==> exp/lagoon: inputs <==
==> flow/design.v (excerpt) <==
module ixu_mc_pipe (
    input  wire         core_clock_i,
    input  wire         core_flush_i,
    input  wire  [17:0] data_i,
    input  wire         valid_i,
    output logic        busy_o,
    output wire  [ 5:0] rs1_o,
    output wire  [ 5:0] rs2_o,
    input  wire  [31:0] rs1_data_i,
    input  wire  [31:0] rs2_data_i,
    output wire  [ 4:0] rob_o,
    input  wire  [ 6:0] opcode_i,
    input  wire  [ 6:0] ins_type,
    input  wire         imm_i,
    input  wire  [31:0] immediate_i,
    input  wire  [ 5:0] dest_i,
    output logic [ 5:0] wakeup_dest,
    output logic        wakeup_valid,
    output logic [ 5:0] l_wakeup_dest,
    output logic        l_wakeup_valid,
    output logic [ 5:0] ixu_mc_ex_dest,
    output logic [31:0] ixu_mc_ex_data,
    output logic        ixu_mc_ex_valid,
    output logic [ 5:0] ixu_mc_wb_dest,
    output logic [31:0] ixu_mc_wb_data,
    output logic        ixu_mc_wb_valid,
    output wire  [ 4:0] pmu_ins_id_o,
    output wire         pmu_ins_valid_o
);
  assign rob_o = data_i[4:0];
  assign rs1_o = data_i[11:6];
  assign rs2_o = data_i[17:12];
  typedef enum {
    IDLE,
    DIVISION
  } mc_pipe_state_t;
  mc_pipe_state_t        mc_pipe_state;
  reg             [31:0] a;
  reg             [31:0] b;
  reg             [ 6:0] opc;
  reg             [ 5:0] ex_dest;
  reg             [ 5:0] ex_rob;
  reg                    ex_valid;
  reg             [ 1:0] ex_type;
  reg                    ex_fwd;
  reg                    div_ex;
  wire            [31:0] ex_alu_result;
  wire            [31:0] ex_mul_result;
  wire            [31:0] ex_div_result;
  wire            [31:0] ex_adder_result;
  wire                   mts;
  wire                   mtu;
  wire                   eq;
  wire                   div_busy;
  ...
make LEC_CHECK=0 ABC_AREA=0 CAP_MARGIN=20 CELL_PAD_IN_SITES_DETAIL_PLACEMENT=0 CORE_MARGIN=2 CORE_UTILIZATION=72 CTS_CLUSTER_SIZE=60 PLACE_DENSITY_LB_ADDON=0.24 SETUP_SLACK_MARGIN=1.29 SLEW_MARGIN=20 finish   # period 8.58 ns
run.sh (not shown) runs the stock make flow with config.mk's settings and CLKGATE_MAP_FILE=.
==> inputs of exp/violet, as changes to exp/lagoon <==
- ABC_AREA: 0 -> unset
- CELL_PAD_IN_SITES_DETAIL_PLACEMENT: 0 -> unset
- CORE_UTILIZATION: 72 -> 69
- CTS_CLUSTER_SIZE: 60 -> 37
- PLACE_DENSITY_LB_ADDON: 0.24 -> unset
- SETUP_SLACK_MARGIN: 1.29 -> -0.56
==> flow/constraint.sdc (replaced) <==
create_clock -name core_clock -period 7.18 [get_ports {core_clock_i}]
set_input_delay 1.4360 -clock core_clock [delete_from_list [all_inputs] [get_ports {core_clock_i}]]
set_output_delay 1.4360 -clock core_clock [all_outputs]
set_load 0.01 [all_outputs]
==> qor summary <==
| metric | exp/violet | exp/lagoon |
|---|---|---|
| Number of distinct library cells after synthesis | 85 | 85 |
| Post-synthesis share of cell area spent on and, or, nand and nor gates | 14.9% | 14.9% |
| Sinks on the clock net | 305 | 305 |
| Placed insts | 8898 | 8446 |
| FFs w/ async S/R, synth | 0% | 0% |
| Core region area | 88400 sq um | 84900 sq um |
| Area post-placement | 70700 sq um | 66900 sq um |
| DP Worst Slack | -1.51 ns | -0.276 ns |
| Cell resize tally after clock tree synthesis | 184 | 347 |
| Number of buffers created by CTS | 42 | 39 |
| Flip-flops with a built-in enable | 137 | 137 |
| Die footprint | 91400 sq um | 87700 sq um |
| Core utilization at floorplan | 69.5% | 72.4% |
| X dimension of the die | 302 microns | 296 microns |
| Post-DP HPWL | 194000 microns | 190000 microns |
| Number of placement rows | 109 | 107 |
| Weighted congestion at the end of routability-driven global placement | 1.09 | 1.06 |
| Post-CTS setup repair buffer count | 37 | 101 |
| Height of the die | 302 microns | 296 microns |
| Status | finished with violations | aborted with a tool error |
| Failing step | - | global routing (5_1_grt) |
| Reasons for failing layout checks | setup timing | - |
| Number of levels in the clock H-tree | 2 | 2 |


==> inputs of run K <==
Starting RTL as in the previous note.
export LEC_CHECK = 0
export CAP_MARGIN = 20
export CELL_PAD_IN_SITES_DETAIL_PLACEMENT = 2
export CORE_MARGIN = 8
export CORE_UTILIZATION = 50
export CTS_CLUSTER_DIAMETER = 122
export CTS_CLUSTER_SIZE = 79
export GPL_ROUTABILITY_DRIVEN = 0
export GPL_TIMING_DRIVEN = 0
export PLACE_DENSITY = 0.84
export SLEW_MARGIN = 20
export TNS_END_PERCENT = 65
create_clock -name core_clock -period 5.35 [get_ports {core_clock_i}]
==> run Y (differences from run K) <==
CELL_PAD_IN_SITES_DETAIL_PLACEMENT = unset   (was 2)
CORE_MARGIN = 2   (was 8)
CORE_UTILIZATION = 70   (was 50)
CTS_CLUSTER_DIAMETER = unset   (was 122)
CTS_CLUSTER_SIZE = 37   (was 79)
GPL_ROUTABILITY_DRIVEN = unset   (was 0)
GPL_TIMING_DRIVEN = unset   (was 0)
PLACE_DENSITY = unset   (was 0.84)
SETUP_SLACK_MARGIN = -0.57   (was unset)
TNS_END_PERCENT = unset   (was 65)
==> flow/constraint.sdc (replaced) <==
create_clock -name core_clock -period 7.18 [get_ports {core_clock_i}]
set_input_delay 1.4360 -clock core_clock [delete_from_list [all_inputs] [get_ports {core_clock_i}]]
set_output_delay 1.4360 -clock core_clock [all_outputs]
set_load 0.01 [all_outputs]
==> run P (differences from run K) <==
CELL_PAD_IN_SITES_DETAIL_PLACEMENT = unset   (was 2)
CORE_MARGIN = 2   (was 8)
CORE_UTILIZATION = 70   (was 50)
CTS_CLUSTER_DIAMETER = unset   (was 122)
CTS_CLUSTER_SIZE = 37   (was 79)
GPL_ROUTABILITY_DRIVEN = unset   (was 0)
GPL_TIMING_DRIVEN = unset   (was 0)
PLACE_DENSITY = unset   (was 0.84)
SETUP_SLACK_MARGIN = 0.4   (was unset)
TNS_END_PERCENT = unset   (was 65)
==> flow/constraint.sdc (replaced) <==
create_clock -name core_clock -period 7.38 [get_ports {core_clock_i}]
set_input_delay 1.4760 -clock core_clock [delete_from_list [all_inputs] [get_ports {core_clock_i}]]
set_output_delay 1.4760 -clock core_clock [all_outputs]
set_load 0.01 [all_outputs]
==> comparison table <==
item	run P	run Y	run K
Run status	stopped before the end	stopped before the end	stopped before the end
Stage where the flow stopped	global routing (5_1_grt)	global routing (5_1_grt)	detailed placement (3_5_place_dp)
Count of buffers from port buffering	227	227	239
Chip Area	0.0902 mm2	0.0902 mm2	0.134 mm2
Post-Place Cells	8862	8861	-
Gpl congestion	1.07	1.07	-
Number of clock buffers inserted by TritonCTS	38	39	-
Number of hold-repair buffers added at the cts stage	0	0	-
Root buf cell	sky130_fd_sc_hd__clkbuf_16	sky130_fd_sc_hd__clkbuf_16	-
Starting density of the core	70.7%	70.7%	50.4%
Die Ht	300 um	300 um	367 um
Post-detail-place hpwl	202000 um	199000 um	-
Area of the placeable core	0.0869 mm2	0.0869 mm2	0.122 mm2
Setup fix buffers added after clock tree synthesis	82	15	-
H-tree lvl count	2	2	-
Std-Cell Rows	108	108	128
Cell resize tally after clock tree synthesis	366	120	-
Placement Setup Slack	-1410 ps	-1500 ps	-
Buffer levels on the longest clock path	3	3	-
Horizontal extent of the die	300 um	300 um	367 um
Total placed instance area	0.0706 mm2	0.0703 mm2	-


==> inputs of xenon <==
ixu_mc_pipe again, from the RTL that the note above started with.
export LEC_CHECK = 0
export ABC_AREA = 0
export CAP_MARGIN = 20
export CELL_PAD_IN_SITES_DETAIL_PLACEMENT = 0
export CORE_MARGIN = 2
export CORE_UTILIZATION = 70
export CTS_CLUSTER_SIZE = 14
export PLACE_DENSITY_LB_ADDON = 0.24
export SETUP_SLACK_MARGIN = 0.72
export SLEW_MARGIN = 20
export TNS_END_PERCENT = 5
create_clock -name core_clock -period 2.47 [get_ports {core_clock_i}]
==> inputs of sierra, as changes to xenon <==
ABC_AREA = default   (was 0)
CELL_PAD_IN_SITES_DETAIL_PLACEMENT = default   (was 0)
CORE_UTILIZATION = 28   (was 70)
CTS_CLUSTER_SIZE = default   (was 14)
PLACE_DENSITY_LB_ADDON = default   (was 0.24)
SETUP_SLACK_MARGIN = 0.4   (was 0.72)
TNS_END_PERCENT = default   (was 5)
==> flow/constraint.sdc (replaced) <==
create_clock -name core_clock -period 8.63 [get_ports {core_clock_i}]
set_input_delay 1.7260 -clock core_clock [delete_from_list [all_inputs] [get_ports {core_clock_i}]]
set_output_delay 1.7260 -clock core_clock [all_outputs]
set_load 0.01 [all_outputs]
==> reports/qor.yml <==
placed_area_um2: 75900
status: "did not finish"
numCtsBuffers: 39
cts_resized: 507
die_area_um2: 90200
error_line: "[ERROR GRT-0116] Global routing finished with congestion. Check the congestion regions in the DRC Viewer."
core-area_um2: 86900
use_met2_pct: 103
die_y_um: 300
stop_stage: "global routing (5_1_grt)"
(the above is from xenon)
==> reports/qor.yml <==
cts_tree: "done"
use_met2_pct: 36.1
status: "timing/DRC/antenna clean"
numCtsBuffers: 37
setup_tns_ns: 0
worstPathMaxFanout: 15
grt_first_pass_wirelength_mm: 373
die_area_um2: 223000
die_y_um: 472
placed_area_um2: 70100
yosysMostFrequentCell: "inv_1"
crit_required_ns: 9.15
(the above is from sierra)


==> inputs of exp/indigo <==
Starting RTL as in the previous note.
==> flow/config.mk <==
export PLATFORM = sky130hd
export DESIGN_NAME = ixu_mc_pipe
export DESIGN_NICKNAME = ixu_mc_pipe
export VERILOG_FILES = /design/flow/design.v
export SDC_FILE = /design/flow/constraint.sdc
export NUM_CORES = 4
export LEC_CHECK = 0
export CAP_MARGIN = 20
export CELL_PAD_IN_SITES_DETAIL_PLACEMENT = 1
export CORE_MARGIN = 6
export CORE_UTILIZATION = 58
export CTS_CLUSTER_DIAMETER = 122
export CTS_CLUSTER_SIZE = 60
export GPL_TIMING_DRIVEN = 0
export HOLD_SLACK_MARGIN = 0.27
export PLACE_DENSITY = 0.84
export SLEW_MARGIN = 20
==> flow/constraint.sdc <==
create_clock -name core_clock -period 5.35 [get_ports {core_clock_i}]
set_input_delay 1.0700 -clock core_clock [delete_from_list [all_inputs] [get_ports {core_clock_i}]]
set_output_delay 1.0700 -clock core_clock [all_outputs]
set_load 0.01 [all_outputs]
==> exp/sierra (differences from exp/indigo) <==
--- a/flow/config.mk
+++ b/flow/config.mk
@@ -6,12 +6,13 @@
 export NUM_CORES = 4
 export LEC_CHECK = 0
 export CAP_MARGIN = 20
-export CELL_PAD_IN_SITES_DETAIL_PLACEMENT = 1
+export CELL_PAD_IN_SITES_DETAIL_PLACEMENT = 2
 export CORE_MARGIN = 6
-export CORE_UTILIZATION = 58
+export CORE_UTILIZATION = 50
 export CTS_CLUSTER_DIAMETER = 122
 export CTS_CLUSTER_SIZE = 60
+export GPL_ROUTABILITY_DRIVEN = 0
 export GPL_TIMING_DRIVEN = 0
-export HOLD_SLACK_MARGIN = 0.27
 export PLACE_DENSITY = 0.84
 export SLEW_MARGIN = 20
+export TNS_END_PERCENT = 25
==> exp/zinc (differences from exp/indigo) <==
==> flow/config.mk (replaced) <==
export PLATFORM = sky130hd
export DESIGN_NAME = ixu_mc_pipe
export DESIGN_NICKNAME = ixu_mc_pipe
export VERILOG_FILES = /design/flow/design.v
export SDC_FILE = /design/flow/constraint.sdc
export NUM_CORES = 4
export LEC_CHECK = 0
export CAP_MARGIN = 20
export CORE_MARGIN = 2
export CORE_UTILIZATION = 62
export CTS_CLUSTER_SIZE = 96
export SETUP_SLACK_MARGIN = 0.4
export SLEW_MARGIN = 20
==> flow/constraint.sdc (replaced) <==
create_clock -name core_clock -period 6.93 [get_ports {core_clock_i}]
set_input_delay 1.3860 -clock core_clock [delete_from_list [all_inputs] [get_ports {core_clock_i}]]
set_output_delay 1.3860 -clock core_clock [all_outputs]
set_load 0.01 [all_outputs]
==> exp/maple (differences from exp/indigo) <==
==> flow/config.mk (replaced) <==
export PLATFORM = sky130hd
export DESIGN_NAME = ixu_mc_pipe
export DESIGN_NICKNAME = ixu_mc_pipe
export VERILOG_FILES = /design/flow/design.v
export SDC_FILE = /design/flow/constraint.sdc
export NUM_CORES = 4
export LEC_CHECK = 0
export ABC_AREA = 1
export CAP_MARGIN = 20
export CORE_MARGIN = 2
export CORE_UTILIZATION = 72
export SETUP_SLACK_MARGIN = 0.4
export SLEW_MARGIN = 20
==> flow/constraint.sdc (replaced) <==
create_clock -name core_clock -period 5.73 [get_ports {core_clock_i}]
set_input_delay 1.1460 -clock core_clock [delete_from_list [all_inputs] [get_ports {core_clock_i}]]
set_output_delay 1.1460 -clock core_clock [all_outputs]
set_load 0.01 [all_outputs]
==> summary of the runs <==
- exp/indigo ended with an error in global routing, error GRT-0116. exp/sierra died in detailed placement. exp/maple ended with an error in global routing. exp/zinc finished but fails on setup timing.
- Against exp/indigo, the synthesized cell count of exp/maple is larger by about 20%.
- Die size: exp/maple is lower than exp/indigo (about 20%).
- Against exp/sierra, the area after synthesis of exp/maple is higher by 5.0%.
